==> flow/design.v (excerpt) <==
module hopselection(
clk_6M, rstz, p_033us,
regi_isMaster,
ps_pagerespTO,
fk_page,
scancase,
m_half_tslot_p,
connsnewslave, connsnewmaster,
txbit_period, rxbit_period,
fkset_p,   
psackfhs, pagetxfhs, pagetmp, pagerxackfhs ,
corre_threshold,
psrxfhs_succ_p,
psrxfhs,
pstxid,
m_tslot_p, ms_tslot_p,
ps_N_incr_p,
pageAB_2Npage_count, 
Atrain,
regi_interlace_offset, regi_page_k_nudge,
regi_AFH_mode,
regi_AFH_N, regi_AFH_channel_map,
ps, gips, is, giis, page, inquiry, mpr, spr, ir, conns,
prs_clock_frozen, prm_clock_frozen,
CLK, CLKE, CLKN, BD_ADDR,
counter_isFHS,
fk,
fk_chg_p, fk_chg_p_ff,
fk_pstxid
);
Size: ~2,000 cells after synthesis, ~170 flip-flops, about 270 I/O pins, about 0.018 sq mm of cells after synthesis.
export LEC_CHECK = 0
export CAP_MARGIN = 20
export CORE_MARGIN = 2
export CORE_UTILIZATION = 65
export CTS_CLUSTER_DIAMETER = 234
export MAX_ROUTING_LAYER = met4
export PLACE_DENSITY = 0.6
export SLEW_MARGIN = 20
export TNS_END_PERCENT = 5
create_clock -name core_clock -period 16.3 [get_ports {clk_6M}]
run.sh (not shown) runs the stock make flow with config.mk's settings and CLKGATE_MAP_FILE=.
The baseline completed, yet does not pass: negative setup slack.
Edit:
- CORE_UTILIZATION: 65 -> 58
- CTS_CLUSTER_DIAMETER: 234 -> not set
- MAX_ROUTING_LAYER: met4 -> not set
- PLACE_DENSITY: 0.6 -> not set
- TNS_END_PERCENT: 5 -> not set
- clock period: 16.3 -> 12.8 ns (I/O delays scaled with it)
Effect:
- The changed run finished but failed the layout checks on negative setup slack
- clock-buffer cell count shrinks by 1
- non-clock buffer count grows by 200
- routed wire length shrinks by 0.82%
- sequential cell count is unchanged
Edit:
- ABC_AREA: not set -> 1
- CORE_UTILIZATION: 58 -> 72
- CTS_CLUSTER_DIAMETER: not set -> 226
- HOLD_SLACK_MARGIN: not set -> 0.28
- SETUP_SLACK_MARGIN: not set -> 3.75
What happened: The new run failed in 4_1_cts on DPL-0038. Synthesized area decreases by 1.8%. Die size decreases by 20%. Synthesized cell count increases by 28%.
Edit:
- ABC_AREA: 1 -> not set
- CORE_UTILIZATION: 72 -> 40
- CTS_CLUSTER_DIAMETER: 226 -> not set
- HOLD_SLACK_MARGIN: 0.28 -> not set
- PLACE_DENSITY: not set -> 0.6
- SETUP_SLACK_MARGIN: 3.75 -> not set
- clock period: 12.8 -> 23.1 ns (I/O delays scaled with it)
Effect: With this change the flow passed the timing, design-rule and antenna checks; die size came out higher by 81%; synthesized area came out higher by 1.9%; synthesized cell count came out lower by 22%.

Starting RTL as in the previous note.
Design hopselection, start of the top module:
module hopselection(
clk_6M, rstz, p_033us,
regi_isMaster,
ps_pagerespTO,
fk_page,
scancase,
m_half_tslot_p,
connsnewslave, connsnewmaster,
txbit_period, rxbit_period,
fkset_p,   
psackfhs, pagetxfhs, pagetmp, pagerxackfhs ,
corre_threshold,
psrxfhs_succ_p,
psrxfhs,
pstxid,
m_tslot_p, ms_tslot_p,
ps_N_incr_p,
pageAB_2Npage_count, 
Atrain,
regi_interlace_offset, regi_page_k_nudge,
regi_AFH_mode,
regi_AFH_N, regi_AFH_channel_map,
ps, gips, is, giis, page, inquiry, mpr, spr, ir, conns,
prs_clock_frozen, prm_clock_frozen,
CLK, CLKE, CLKN, BD_ADDR,
counter_isFHS,
fk,
fk_chg_p, fk_chg_p_ff,
fk_pstxid
);
input clk_6M, rstz, p_033us;
input regi_isMaster;
input ps_pagerespTO;
input fk_page;
input scancase;
input m_half_tslot_p;
input connsnewslave, connsnewmaster;
input txbit_period, rxbit_period;
input fkset_p;   
input psackfhs, pagetxfhs, pagetmp, pagerxackfhs ;
input corre_threshold;
wire [5:0] counter_clkN1;
wire [5:0] counter_clkE1;
input psrxfhs_succ_p;
input psrxfhs;
input pstxid;
input m_tslot_p, ms_tslot_p;
input ps_N_incr_p;
input [3:0] pageAB_2Npage_count;
input Atrain;
input [4:0] regi_interlace_offset, regi_page_k_nudge;
input regi_AFH_mode;
input [6:0] regi_AFH_N;
input [79:0] regi_AFH_channel_map;
input ps, gips, is, giis, page, inquiry, mpr, spr, ir, conns;
  ...
clock: 14.6 ns
lec_check: 0
abc_area: 1
cap_margin: 20
core_margin: 2
core_utilization: 72
cts_cluster_diameter: 260
cts_cluster_size: 98
place_density: 0.42
slew_margin: 20
The baseline did not get past global routing (5_1_grt).
Next try:
--- a/flow/config.mk
+++ b/flow/config.mk
@@ -12,3 +12,3 @@
-export CTS_CLUSTER_DIAMETER = 260
-export CTS_CLUSTER_SIZE = 98
-export PLACE_DENSITY = 0.42
+export CTS_CLUSTER_DIAMETER = 226
+export HOLD_SLACK_MARGIN = 0.28
+export SETUP_SLACK_MARGIN = 3.71
==> flow/constraint.sdc (replaced) <==
create_clock -name core_clock -period 12.8 [get_ports {clk_6M}]
set_input_delay 2.5600 -clock core_clock [delete_from_list [all_inputs] [get_ports {clk_6M}]]
set_output_delay 2.5600 -clock core_clock [all_outputs]
set_load 0.01 [all_outputs]
After rerunning:
- This time the run died in clock tree synthesis (4_1_cts) on DPL-0038
- die area is unchanged
- synthesized cell count stays the same
- synthesized area is unchanged
Next try:
--- a/flow/config.mk
+++ b/flow/config.mk
@@ -8 +7,0 @@
-export ABC_AREA = 1
@@ -11,4 +10,2 @@
-export CORE_UTILIZATION = 72
-export CTS_CLUSTER_DIAMETER = 226
-export HOLD_SLACK_MARGIN = 0.28
-export SETUP_SLACK_MARGIN = 3.71
+export CORE_UTILIZATION = 40
+export PLACE_DENSITY = 0.6
==> flow/constraint.sdc (replaced) <==
create_clock -name core_clock -period 25.0 [get_ports {clk_6M}]
set_input_delay 5.0000 -clock core_clock [delete_from_list [all_inputs] [get_ports {clk_6M}]]
set_output_delay 5.0000 -clock core_clock [all_outputs]
set_load 0.01 [all_outputs]
Result:
- Now the flow finished with timing, DRC and antenna clean
- area after synthesis rises slightly
- die size climbs by well over a third
- synthesized cell count falls by about a fifth
Next try:
--- a/flow/config.mk
+++ b/flow/config.mk
@@ -8,2 +8,2 @@
-export CAP_MARGIN = 20
-export CORE_MARGIN = 2
+export CAP_MARGIN = 35
+export CORE_MARGIN = 4
@@ -11 +11,2 @@
-export PLACE_DENSITY = 0.6
+export CTS_CLUSTER_SIZE = 83
+export PLACE_DENSITY = 0.85
@@ -12,0 +14 @@
+export TNS_END_PERCENT = 55
Hold slack gets worse by 10 ps.
Power is about the same.
Synthesized area stays the same.
Flip-flop count is unchanged.
Worst setup slack is worse by 370 ps.
Utilization stays the same.
Combinational power is about the same.
Non-clock buffer count came out higher by 5.
Design area is unchanged.
Power is estimated from default activity; no workload was simulated.
